==> yarrow: inputs <==
// microprocessor
module microprocessor #(parameter N = 8, ROM_addressBits = 6, RF_addressBits = 3) (
  input  logic                           clk             ,
  input  logic                           rst_n           ,
  input  logic [ 3+2*(RF_addressBits):0] ROM_data        ,
  input  logic [                  N-1:0] SRAM_data       ,
  output logic                           overflowPC      ,
  output logic                           ROM_readEnable  ,
  output logic                           SRAM_readEnable ,
  output logic                           SRAM_writeEnable,
  output logic [    ROM_addressBits-1:0] ROM_address     ,
  output logic [(2**RF_addressBits)-1:0] SRAM_address    ,
  output logic [                  N-1:0] SRAM_data_in
);
  logic RF_selectDestA, RF_selectDestB, RF_writeEnable;
  logic [1:0] RF_selectSource;
  logic [RF_addressBits-1:0] RF_writeAddress, RF_readAddressA, RF_readAddressB;
  logic [N-1:0] RF_AluRes, RF_Im, RF_destAluA, RF_destAluB;
  RF #(.N(N), .addressBits(RF_addressBits)) rf (
    clk,
    rst_n,
    RF_selectDestA,
    RF_selectDestB,
    RF_selectSource,
    RF_writeAddress,
    RF_writeEnable,
    RF_readAddressA,
    RF_readAddressB,
    RF_AluRes, SRAM_data, RF_Im,
    RF_destAluA, SRAM_data_in, RF_destAluB, SRAM_address);
  logic ALU_rst, ALU_en;
  logic [2:0] ALU_OP, ALU_ONZ;
  ALU #(N) alu (
    clk,
    rst_n,
    ALU_rst,
    ALU_en,
    ALU_OP,
    RF_destAluA,
    RF_destAluB,
    ALU_ONZ,
    RF_AluRes
  );
  FSM #(.N(N), .M(RF_addressBits), .P(ROM_addressBits)) fsm (
    clk,
    rst_n,
    overflowPC,
    RF_selectSource,
    RF_writeAddress,
    RF_writeEnable,
    RF_readAddressA,
    RF_readAddressB,
    RF_selectDestA,
    RF_selectDestB,
    RF_Im,
    ALU_OP,
    ALU_rst,
    ALU_ONZ,
    ALU_en,
    ROM_data,
    ROM_readEnable,
    ROM_address,
    SRAM_readEnable,
    SRAM_writeEnable
  );
endmodule
make LEC_CHECK=0 ABC_AREA=1 CAP_MARGIN=20 CORE_ASPECT_RATIO=0.5 CORE_MARGIN=2 CORE_UTILIZATION=62 CTS_CLUSTER_DIAMETER=234 CTS_CLUSTER_SIZE=99 SLEW_MARGIN=20 finish   # period 3.25 ns
run.sh (not shown) runs the stock make flow with config.mk's settings and CLKGATE_MAP_FILE=.
==> lagoon: changes against yarrow <==
- ABC_AREA: 1 -> not set
- CORE_ASPECT_RATIO: 0.5 -> not set
- CORE_UTILIZATION: 62 -> 40
- CTS_CLUSTER_DIAMETER: 234 -> not set
- CTS_CLUSTER_SIZE: 99 -> not set
==> flow/constraint.sdc (replaced) <==
create_clock -name core_clock -period 6.0 [get_ports {clk}]
set_input_delay 1.2000 -clock core_clock [delete_from_list [all_inputs] [get_ports {clk}]]
set_output_delay 1.2000 -clock core_clock [all_outputs]
set_load 0.01 [all_outputs]
==> xenon: changes against yarrow <==
- ABC_AREA: 1 -> not set
- CORE_ASPECT_RATIO: 0.5 -> not set
- CORE_UTILIZATION: 62 -> 51
- CTS_CLUSTER_DIAMETER: 234 -> 252
==> flow/constraint.sdc (replaced) <==
create_clock -name core_clock -period 3.17 [get_ports {clk}]
set_input_delay 0.6340 -clock core_clock [delete_from_list [all_inputs] [get_ports {clk}]]
set_output_delay 0.6340 -clock core_clock [all_outputs]
set_load 0.01 [all_outputs]
==> summary.log <==
[global_routing] grt met3 use 3.03%
[yosys] most frequent cells after synthesis 154 x sky130_fd_sc_hd__nand2_1, 115 x sky130_fd_sc_hd__a21oi_1, 112 x sky130_fd_sc_hd__o21ai_0, 96 x sky130_fd_sc_hd__nor2_1, 90 x sky130_fd_sc_hd__dfrtp_1
[run_status] run status complete, no violations
[yosys] Top cells by area sky130_fd_sc_hd__dfrtp_1 26%, sky130_fd_sc_hd__ha_1 7.8%, sky130_fd_sc_hd__nand2_1 6.8%, sky130_fd_sc_hd__a21oi_1 6.7%, sky130_fd_sc_hd__o21ai_0 6.6%
[yosys] share of the synthesized netlist area taken by xor and xnor gates 3.69%
The numbers above come from lagoon.

==> summary.log <==
[run_status] run status aborted with a tool error
[run_status] last stage reached global routing
[run_status] Error [ERROR GRT-0232] Routing congestion too high. Check the congestion heatmap in the GUI.
[yosys] most frequent cells after synthesis 277 x sky130_fd_sc_hd__nand2_1, 183 x sky130_fd_sc_hd__inv_1, 139 x sky130_fd_sc_hd__nor2_1, 90 x sky130_fd_sc_hd__dfrtp_1, 82 x sky130_fd_sc_hd__a21oi_1
The numbers above come from yarrow.

==> summary.log <==
[sta] total setup violations reported at the end of the flow 27
[sta] final worst slack -1.14 ns
[global_routing] grt met3 use 5.06%
[run_status] run status failed layout checks
[run_status] checks that blocked a clean result negative setup slack
The numbers above come from xenon.


* * *

==> juniper <==
Starting RTL as in the previous note.
Settings: LEC_CHECK=0, CAP_MARGIN=35, CELL_PAD_IN_SITES_DETAIL_PLACEMENT=2, CORE_MARGIN=2, CORE_UTILIZATION=40, CTS_CLUSTER_DIAMETER=391, HOLD_SLACK_MARGIN=0.24, SETUP_SLACK_MARGIN=0.8, SLEW_MARGIN=20; clock period 6.0 ns.
==> inputs of delta, as changes to juniper <==
--- a/flow/config.mk
+++ b/flow/config.mk
@@ -7,7 +7,11 @@
 export LEC_CHECK = 0
-export CAP_MARGIN = 35
+export CAP_MARGIN = 0
 export CELL_PAD_IN_SITES_DETAIL_PLACEMENT = 2
-export CORE_MARGIN = 2
+export CELL_PAD_IN_SITES_GLOBAL_PLACEMENT = 2
+export CORE_ASPECT_RATIO = 0.8
+export CORE_MARGIN = 7
 export CORE_UTILIZATION = 40
-export CTS_CLUSTER_DIAMETER = 391
+export CTS_CLUSTER_DIAMETER = 31
+export CTS_CLUSTER_SIZE = 97
+export GPL_TIMING_DRIVEN = 0
 export HOLD_SLACK_MARGIN = 0.24
==> inputs of nickel, as changes to juniper <==
==> flow/config.mk (replaced) <==
export PLATFORM = sky130hd
export DESIGN_NAME = microprocessor
export DESIGN_NICKNAME = microprocessor
export VERILOG_FILES = /design/flow/design.v
export SDC_FILE = /design/flow/constraint.sdc
export NUM_CORES = 4
export LEC_CHECK = 0
export CAP_MARGIN = 20
export CORE_MARGIN = 2
export CORE_UTILIZATION = 70
export SLEW_MARGIN = 20
==> flow/constraint.sdc (replaced) <==
create_clock -name core_clock -period 5.15 [get_ports {clk}]
set_input_delay 1.0300 -clock core_clock [delete_from_list [all_inputs] [get_ports {clk}]]
set_output_delay 1.0300 -clock core_clock [all_outputs]
set_load 0.01 [all_outputs]
==> inputs of onyx, as changes to juniper <==
==> flow/config.mk (replaced) <==
export PLATFORM = sky130hd
export DESIGN_NAME = microprocessor
export DESIGN_NICKNAME = microprocessor
export VERILOG_FILES = /design/flow/design.v
export SDC_FILE = /design/flow/constraint.sdc
export NUM_CORES = 4
export LEC_CHECK = 0
export CAP_MARGIN = 20
export CELL_PAD_IN_SITES_DETAIL_PLACEMENT = 1
export CORE_ASPECT_RATIO = 1.28
export CORE_MARGIN = 8
export CORE_UTILIZATION = 49
export CTS_CLUSTER_DIAMETER = 372
export CTS_CLUSTER_SIZE = 94
export HOLD_SLACK_MARGIN = -0.09
export PLACE_DENSITY_LB_ADDON = 0.12
export SLEW_MARGIN = 20
export TNS_END_PERCENT = 15
==> results <==
delta produced a clean layout. nickel produced a clean layout. juniper finished with negative setup slack left. onyx went through all stages and came out clean. Between nickel and onyx, the lower register-to-register slack is in nickel (gap 0.66 ns). Clock power, highest first: juniper, nickel, delta, onyx. In sequential power, onyx and delta hardly differ. The lowest clock skew belongs to nickel, the highest to juniper. In delta the critical path depth is lower than in nickel, by 1.
==> figures <==
Run status: onyx finished clean; nickel finished clean; juniper finished with violations; delta finished clean
Violated checks: onyx -; nickel -; juniper negative setup slack; delta -
Placed Instance Area: onyx 9550 um^2; nickel 10,100 um^2; juniper 9620 um^2; delta 9330 um^2
Relative max-transition margin: onyx 0.349; nickel 0.365; juniper 0.0951; delta 0.205
Comb gate area: onyx 5650 um^2; nickel 5730 um^2; juniper 6250 um^2; delta 6070 um^2
Largest net degree at the start of global routing: onyx 61; nickel 61; juniper 54; delta 73
Switch share: onyx 0.403; nickel 0.395; juniper 0.489; delta 0.423
Power Sequential: onyx 0.772 mW; nickel 0.897 mW; juniper 0.811 mW; delta 0.769 mW
Met2 layer wire length in the routed design: onyx 17,000 um; nickel 13,600 um; juniper 27,900 um; delta 20,200 um
Leakage power of the design: onyx 4.35 nW; nickel 4.90 nW; juniper 4.79 nW; delta 4.45 nW
Least-Margin Pin Slew: onyx 0.976 ns; nickel 0.952 ns; juniper 1.36 ns; delta 1.19 ns
Nets: onyx 1,247; nickel 1,349; juniper 1,288; delta 1,269

* * *

==> v32: inputs <==
==> flow/design.v <==
parameter ADD     = 4'b0000;
parameter SUB     = 4'b0001;
parameter AND     = 4'b0010;
parameter OR      = 4'b0011;
parameter XOR     = 4'b0100;
parameter NOT     = 4'b0101;
parameter MOV     = 4'b0110;
parameter NOP     = 4'b0111;
parameter LOAD    = 4'b1000;
parameter STORE   = 4'b1001;
parameter LOAD_IM = 4'b1010;
parameter BRN_Z   = 4'b1011;
parameter BRN_N   = 4'b1100;
parameter BRN_O   = 4'b1101;
parameter BRN     = 4'b1110;
module ALU  #(parameter N = 8) (
    input logic clk, arstn, rst, en,
    input logic [2:0] OP, 
    input logic signed [N-1:0] A, 
    input logic signed [N-1:0] B, 
    output logic  [2:0] ONZ,
    output logic signed [N-1:0] Result 
);
logic [2:0] temp_ONZ;
logic signed [N-1:0] temp_result;
always_comb begin
    logic Overflow;
    Overflow = 1'b0;
    case (OP)
        3'b000: begin  
            {Overflow, temp_result} = A + B;
            temp_ONZ[2] = Overflow ^ temp_result[N-1];
            temp_ONZ[1] = temp_result[N-1];
            temp_ONZ[0] = &(~temp_result);
        end
        3'b001: begin  
            {Overflow, temp_result} = A - B;
            temp_ONZ[2] = Overflow ^ temp_result[N-1];
            temp_ONZ[1] = temp_result[N-1];
            temp_ONZ[0] = &(~temp_result);
        end
        3'b010: begin  
            temp_result = A & B;
            temp_ONZ[2] = 0;
            temp_ONZ[1] = temp_result[N-1];
            temp_ONZ[0] = &(~temp_result);
        end
        3'b011: begin  
            temp_result = A | B;
            temp_ONZ[2] = 0;
            temp_ONZ[1] = temp_result[N-1];
            temp_ONZ[0] = &(~temp_result);
        end
        3'b100 : begin  
            temp_result = A ^ B;
            temp_ONZ[2] = 0;
            temp_ONZ[1] = temp_result[N-1];
            temp_ONZ[0] = &(~temp_result);
            end
        3'b101 : begin  
            {Overflow, temp_result} = A + 1;
            temp_ONZ[2] = Overflow ^ temp_result[N-1];
            temp_ONZ[1] = temp_result[N-1];
            temp_ONZ[0] = &(~temp_result);
            end
        3'b110 : begin  
            temp_result = A;
            temp_ONZ[2] = 0;
            temp_ONZ[1] = temp_result[N-1];
            temp_ONZ[0] = &(~temp_result);      
            end
        3'b111 : begin  
            temp_result = B;
            temp_ONZ[2] = 0;
            temp_ONZ[1] = temp_result[N-1];
            temp_ONZ[0] = &(~temp_result);
            end
        default: begin
            temp_ONZ = 3'h0;
            temp_result = 0;
        end
    endcase
end
always_ff @(posedge clk or negedge arstn) begin
    if (!arstn) begin
        Result <= 0;
    end
    else begin
        Result <= temp_result;
    end
end
always_ff @(posedge clk or negedge arstn) begin
    if (!arstn) begin
        ONZ <= 0;
    end 
    else if (rst) begin
        ONZ <= 0;
    end 
    else if (en) begin
        ONZ <= temp_ONZ;
    end
end
endmodule
module RF  #(parameter N = 8, parameter addressBits = 2) ( 
    input logic clk,
    input logic rst_n,
    input logic selectDestinationA,
    input logic selectDestinationB,
    input logic [1:0] selectSource,
    input logic [addressBits-1:0] writeAddress,
    input logic write_en,
    input logic [addressBits-1:0] readAddressA,
    input logic [addressBits-1:0] readAddressB,
    input logic [N-1:0] A, 
    input logic [N-1:0] B, 
    input logic [N-1:0] C, 
    output logic [N-1:0] destination1A,
    output logic [N-1:0] destination2A,
    output logic [N-1:0] destination1B,
    output logic [N-1:0] destination2B
);
    logic [N-1:0] mem [(2**addressBits)-1:0];
    logic [N-1:0] sourceData;
    logic [N-1:0] readA, readB;
    always_ff @(posedge clk, negedge rst_n) begin
        if(!rst_n) begin
            for(int i = 0; i < 2**addressBits; i++) begin
                if (i == 1) begin
                    mem[i] <= -1;
                end else begin
                    mem[i] <= 0;
                end
            end
        end else begin
            for(int i = 0; i < 2**addressBits; i++) begin
                if(write_en && writeAddress == i) begin
                    mem[i] <= sourceData;
                end
            end
        end
    end
    always_comb begin
        case (selectSource)
            2'b00: sourceData = A;
            2'b01: sourceData = B;
            2'b10: sourceData = C;
            default: sourceData = 0;
        endcase
        readA = 0;
        readB = 0;
        for(int i = 0; i < 2**addressBits; i++) begin
            if(readAddressA == i) begin
                readA = mem[i];
            end
            if(readAddressB == i) begin
                readB = mem[i];
            end
        end
        if(selectDestinationA) begin
            destination1A = 0;
            destination2A = readA;
        end else begin
            destination1A = readA;
            destination2A = 0;
        end
        if(selectDestinationB) begin
            destination1B = 0;
            destination2B = readB;
        end else begin
            destination1B = readB;
            destination2B = 0;
        end
    end
endmodule
module FSM #(
  parameter M = 4,  
  parameter N = 4,  
  parameter P = 6   
) (
  input  logic clk,
  input  logic rst_n,
  output logic ov_warning,
  output logic [  1:0] select_source,
  output logic [M-1:0] write_address,
  output logic             write_en,
  output logic [M-1:0] read_address_A, read_address_B,
  output logic select_destination_A, select_destination_B,
  output logic [N-1:0] immediate_value,
  output logic [2:0] OP,
  output logic       s_rst,
  input  logic [2:0] ONZ,
  output logic enable,
  input  logic [4+2*M-1:0] instruction_in,
  output logic              en_read_instr,
  output logic [P-1:0] read_address_instr,
  output logic SRAM_readEnable,
  output logic SRAM_writeEnable
);
parameter ADD     = 4'b0000;
parameter SUB     = 4'b0001;
parameter AND     = 4'b0010;
parameter OR      = 4'b0011;
parameter XOR     = 4'b0100;
parameter NOT     = 4'b0101;
parameter MOV     = 4'b0110;
parameter NOP     = 4'b0111;
parameter LOAD    = 4'b1000;
parameter STORE   = 4'b1001;
parameter LOAD_IM = 4'b1010;
parameter BRN_Z   = 4'b1011;
parameter BRN_N   = 4'b1100;
parameter BRN_O   = 4'b1101;
parameter BRN     = 4'b1110;
enum logic [1:0] { idle = 2'b11, fetch = 2'b00, decode = 2'b01, execute= 2'b10} state, next;
logic [  P-1:0] PC     ;
logic [  P-1:0] PC_next;
logic           ov     ;
logic           ov_reg ;
logic [2*M-1:0] offset ;
logic [3:0]       instruction_code;
logic [M-1:0]     ra, rb;
logic [2:0]       ONZ_next, ONZ_reg;
logic [4+2*M-1:0] instruction_next, instruction_reg;
assign ov_warning = ov_reg;
always @(posedge clk, negedge rst_n) begin
  if (!rst_n) begin
    state <= idle;
  end else begin
    state <= next;
  end
end
always_comb begin
  case (state)
    idle:    next = ov_reg ? idle : fetch;
    fetch:   next = decode;
    decode:  next = execute;
    execute: next = ov ? idle : fetch;
    default: next = idle;
  endcase
end
always_comb begin
  instruction_code     = 0;
  read_address_instr   = PC;
  en_read_instr        = 0;
  enable               = 0;
  read_address_A       = 0;
  read_address_B       = 0;
  OP                   = 0;
  select_destination_A = 0;
  select_destination_B = 0;
  SRAM_readEnable      = 0;
  SRAM_writeEnable     = 0;
  select_source        = 0;
  immediate_value      = 0;
  write_address        = 0;
  write_en             = 0;
  s_rst                = 0;
  PC_next              = PC;
  ONZ_next             = 0;
  ov                   = ov_reg;
  offset               = 1;
  ra                   = 0;
  rb                   = 0;
  instruction_next     = instruction_reg;
  case (state)
    idle: begin
      select_source        = 2'b00;
      write_address        = 0;
      write_en             = 1'b0;
      read_address_A       = 0;    
      read_address_B       = 0;
      select_destination_A = 1'b0;
      select_destination_B = 1'b0;
      immediate_value      = 0;
      OP                   = 3'b000;
      s_rst                = 1'b0;
      enable               = 1'b0;
      en_read_instr        = 1'b0;
      read_address_instr   = PC;
      offset               = 1;
      SRAM_readEnable      = 1'b0;
      SRAM_writeEnable     = 1'b0;
    end
    fetch: begin
      select_source        = 2'b00;
      write_address        = 0;
      write_en             = 1'b0;
      read_address_A       = 0;    
      read_address_B       = 0;
      select_destination_A = 1'b0;
      select_destination_B = 1'b0;
      immediate_value      = 0;
      OP                   = 3'b000;
      s_rst                = 1'b0;
      enable               = 1'b0;
      en_read_instr        = 1'b1;
      read_address_instr   = PC;
    end
    decode: begin 
      ONZ_next         = ONZ;
      instruction_next = instruction_in;
      instruction_code = instruction_in[4+2*M-1:2*M];
      ra               = instruction_in[2*M-1 : M];
      rb               = instruction_in[M-1:0];
      case (instruction_code)
        ADD, SUB, AND, OR, XOR     : begin
          read_address_A       = ra;    
          read_address_B       = rb;
          OP                   = instruction_code[2:0];
          enable               = 1'b1;
        end
        NOT     : begin
          read_address_A       = 1;    
          read_address_B       = rb;
          OP                   = 3'b100;
          enable               = 1'b1;
        end
        MOV     : begin
          read_address_A       = ra;    
          read_address_B       = rb;
          OP                   = 3'b111;
          enable               = 1'b1;
        end
        NOP     : begin
        end
        LOAD    : begin
          read_address_A       = ra;    
          read_address_B       = rb;
          select_destination_A = 1'b1;
          select_destination_B = 1'b1;
          SRAM_readEnable      = 1'b1;
        end
        STORE   : begin
          read_address_A       = rb;    
          read_address_B       = ra;
          select_destination_A = 1'b1;
          select_destination_B = 1'b1;
          SRAM_writeEnable     = 1'b1;
        end
        LOAD_IM : begin
          select_source        = 2'b10;
          write_address        = ra;
          write_en             = 1'b1;
          immediate_value      = $signed(rb);
        end
        BRN_Z, BRN_N, BRN_O, BRN : begin
          s_rst                = 1'b1;
        end
      endcase
    end
    execute: begin
      instruction_code = instruction_reg[4+2*M-1:2*M];
      ra               = instruction_reg[2*M-1 : M];
      rb               = instruction_reg[M-1:0];
      case (instruction_code)
        ADD, SUB, AND, OR, XOR, NOT, MOV: begin
          select_source        = 2'b00;
          write_address        = ra;
          write_en             = 1'b1;
          enable               = 1'b0;
          {ov,PC_next}         = PC+1;          
        end
        NOP     : begin
          {ov,PC_next}         = PC+1; 
        end
        LOAD    : begin
          select_source        = 2'b01;
          write_address        = ra;
          write_en             = 1'b1;
          {ov,PC_next}         = PC+1;
        end
        STORE   : begin
          {ov,PC_next}         = PC+1;
        end
        LOAD_IM : begin
          {ov,PC_next}         = PC+1;
        end
        BRN_Z   : begin
          s_rst = 0;
          if(ONZ_reg[0] == 1) 
            offset  = {ra, rb};
          else 
            offset = 1;
          if (offset[2*M-1]==1) begin
            {ov,PC_next} = PC - offset[2*M-2:0];
          end else begin
            {ov,PC_next} = PC + offset[2*M-2:0];
          end
        end
        BRN_N : begin
          s_rst = 0;
          if(ONZ_reg[1] == 1) 
            offset  = {ra, rb};
          else 
            offset = 1;
          if (offset[2*M-1]==1) begin
            {ov,PC_next} = PC - offset[2*M-2:0];
          end else begin
            {ov,PC_next} = PC + offset[2*M-2:0];
          end
        end
        BRN_O   : begin
          s_rst = 0;
          if(ONZ_reg[2] == 1) 
            offset  = {ra, rb};
          else 
            offset = 1;
          if (offset[2*M-1]==1) begin
            {ov,PC_next} = PC - offset[2*M-2:0];
          end else begin
            {ov,PC_next} = PC + offset[2*M-2:0];
          end
        end
        BRN     : begin
          s_rst  = 0;
          offset = {ra, rb};
          if (offset[2*M-1]==1) begin
            {ov,PC_next} = PC - offset[2*M-2:0];
          end else begin
            {ov,PC_next} = PC + offset[2*M-2:0];
          end
        end
      endcase
    end
  endcase
end
always_ff @(posedge clk, negedge rst_n) begin
  if (!rst_n) begin
    instruction_reg <= 0;
    ONZ_reg         <= 0;
    ov_reg          <= 0;
    PC              <= 0;
  end else begin
    instruction_reg <= instruction_next;
    ONZ_reg         <= ONZ_next;
    ov_reg          <= ov;
    PC              <= PC_next;
  end
end
endmodule
module microprocessor #(parameter N = 8, ROM_addressBits = 6, RF_addressBits = 3) (
  input  logic                           clk             ,
  input  logic                           rst_n           ,
  input  logic [ 3+2*(RF_addressBits):0] ROM_data        ,
  input  logic [                  N-1:0] SRAM_data       ,
  output logic                           overflowPC      ,
  output logic                           ROM_readEnable  ,
  output logic                           SRAM_readEnable ,
  output logic                           SRAM_writeEnable,
  output logic [    ROM_addressBits-1:0] ROM_address     ,
  output logic [(2**RF_addressBits)-1:0] SRAM_address    ,
  output logic [                  N-1:0] SRAM_data_in
);
  logic RF_selectDestA, RF_selectDestB, RF_writeEnable;
  logic [1:0] RF_selectSource;
  logic [RF_addressBits-1:0] RF_writeAddress, RF_readAddressA, RF_readAddressB;
  logic [N-1:0] RF_AluRes, RF_Im, RF_destAluA, RF_destAluB;
  RF #(.N(N), .addressBits(RF_addressBits)) rf (
    clk,
    rst_n,
    RF_selectDestA,
    RF_selectDestB,
    RF_selectSource,
    RF_writeAddress,
    RF_writeEnable,
    RF_readAddressA,
    RF_readAddressB,
    RF_AluRes, SRAM_data, RF_Im,
    RF_destAluA, SRAM_data_in, RF_destAluB, SRAM_address);
  logic ALU_rst, ALU_en;
  logic [2:0] ALU_OP, ALU_ONZ;
  ALU #(N) alu (
    clk,
    rst_n,
    ALU_rst,
    ALU_en,
    ALU_OP,
    RF_destAluA,
    RF_destAluB,
    ALU_ONZ,
    RF_AluRes
  );
  FSM #(.N(N), .M(RF_addressBits), .P(ROM_addressBits)) fsm (
    clk,
    rst_n,
    overflowPC,
    RF_selectSource,
    RF_writeAddress,
    RF_writeEnable,
    RF_readAddressA,
    RF_readAddressB,
    RF_selectDestA,
    RF_selectDestB,
    RF_Im,
    ALU_OP,
    ALU_rst,
    ALU_ONZ,
    ALU_en,
    ROM_data,
    ROM_readEnable,
    ROM_address,
    SRAM_readEnable,
    SRAM_writeEnable
  );
endmodule
==> flow/run.sh <==
#!/bin/bash
# the make line also repeats each setting of config.mk as NAME=value (left out here)
make -C /OpenROAD-flow-scripts/flow DESIGN_CONFIG=/design/flow/config.mk WORK_HOME=/design/flow/orfs CLKGATE_MAP_FILE= finish
==> flow/config.mk <==
export PLATFORM = sky130hd
export DESIGN_NAME = microprocessor
export DESIGN_NICKNAME = microprocessor
export VERILOG_FILES = /design/flow/design.v
export SDC_FILE = /design/flow/constraint.sdc
export NUM_CORES = 4
export LEC_CHECK = 0
export ABC_AREA = 1
export CAP_MARGIN = 20
export CELL_PAD_IN_SITES_DETAIL_PLACEMENT = 0
export CORE_MARGIN = 2
export CORE_UTILIZATION = 72
export CTS_CLUSTER_DIAMETER = 207
export CTS_CLUSTER_SIZE = 14
export PLACE_DENSITY_LB_ADDON = 0.13
export SETUP_SLACK_MARGIN = -0.23
export SLEW_MARGIN = 20
export TNS_END_PERCENT = 45
==> flow/constraint.sdc <==
create_clock -name core_clock -period 4.13 [get_ports {clk}]
set_input_delay 0.8260 -clock core_clock [delete_from_list [all_inputs] [get_ports {clk}]]
set_output_delay 0.8260 -clock core_clock [all_outputs]
set_load 0.01 [all_outputs]
==> v27 (differences from v32) <==
- ABC_AREA: 1 -> unset
- CELL_PAD_IN_SITES_DETAIL_PLACEMENT: 0 -> unset
- CORE_UTILIZATION: 72 -> 9
- CTS_CLUSTER_DIAMETER: 207 -> unset
- CTS_CLUSTER_SIZE: 14 -> unset
- PLACE_DENSITY_LB_ADDON: 0.13 -> unset
- SETUP_SLACK_MARGIN: -0.23 -> unset
- TNS_END_PERCENT: 45 -> unset
==> flow/constraint.sdc (replaced) <==
create_clock -name core_clock -period 6.16 [get_ports {clk}]
set_input_delay 1.2320 -clock core_clock [delete_from_list [all_inputs] [get_ports {clk}]]
set_output_delay 1.2320 -clock core_clock [all_outputs]
set_load 0.01 [all_outputs]
==> v39 (differences from v32) <==
- CELL_PAD_IN_SITES_DETAIL_PLACEMENT: 0 -> unset
- CORE_UTILIZATION: 72 -> 62
- CTS_CLUSTER_DIAMETER: 207 -> 234
- CTS_CLUSTER_SIZE: 14 -> 99
- PLACE_DENSITY_LB_ADDON: 0.13 -> unset
- SETUP_SLACK_MARGIN: -0.23 -> unset
- TNS_END_PERCENT: 45 -> unset
==> flow/constraint.sdc (replaced) <==
create_clock -name core_clock -period 3.25 [get_ports {clk}]
set_input_delay 0.6500 -clock core_clock [delete_from_list [all_inputs] [get_ports {clk}]]
set_output_delay 0.6500 -clock core_clock [all_outputs]
set_load 0.01 [all_outputs]
==> qor summary <==
item                                                                              v39                       v32           v27
Status                                                                failed layout checks       did not finish  no timing/DRC/antenna violations
Stage where the flow stopped                                                        -  global routing (5_1_grt)             -
Violated checks                                                  negative setup slack                         -             -
Start of the worst register-to-register path                             fsm.state[1]                         -  fsm.state[2]
Netlist cell types                                                                 55                        55            86
Count of non-filler cells in the finished layout                                 1674                         -          2441
Total power                                                                   6280 µW                         -       2355 µW
RR Endpoint                                                                alu.ONZ[1]                         -    alu.ONZ[1]
Part of the total power dissipated in sequential elements                       0.235                         -         0.318
Mean instance size in the synthesized netlist                               6.974 µm²                 6.974 µm²     7.750 µm²
Area growth from synthesis to layout                                           47.39%                         -        30.08%
Net count after synthesis                                                        1281                      1281          1182
Total number of vias                                                           11.97k                         -          8605
Buf/Inv on CP                                                                      10                         -             3
Final Hold Violating Endpoints                                                      0                         -             0
Height of the die                                                            120.3 µm                  111.9 µm      312.2 µm
Cell area after placement                                                 0.01053 mm²               0.01013 mm²   0.01084 mm²
XOR/XNOR share of the synthesized area                                        0.03134                   0.03134       0.03689
Total number of sequential cells                                                   99                         -            99
Clock group total power                                                       1180 µW                         -        555 µW
Proportion of netlist area held by the largest area contributor                0.2687                    0.2687        0.2635
Total inserted antenna cells                                                        1                         -             0
Largest clock skew in the final design                                     0.01065 ns                         -    0.01575 ns
Horizontal die size                                                          120.3 µm                  111.9 µm      312.2 µm
No activity file was given, so power comes from the tool's default toggle rates.
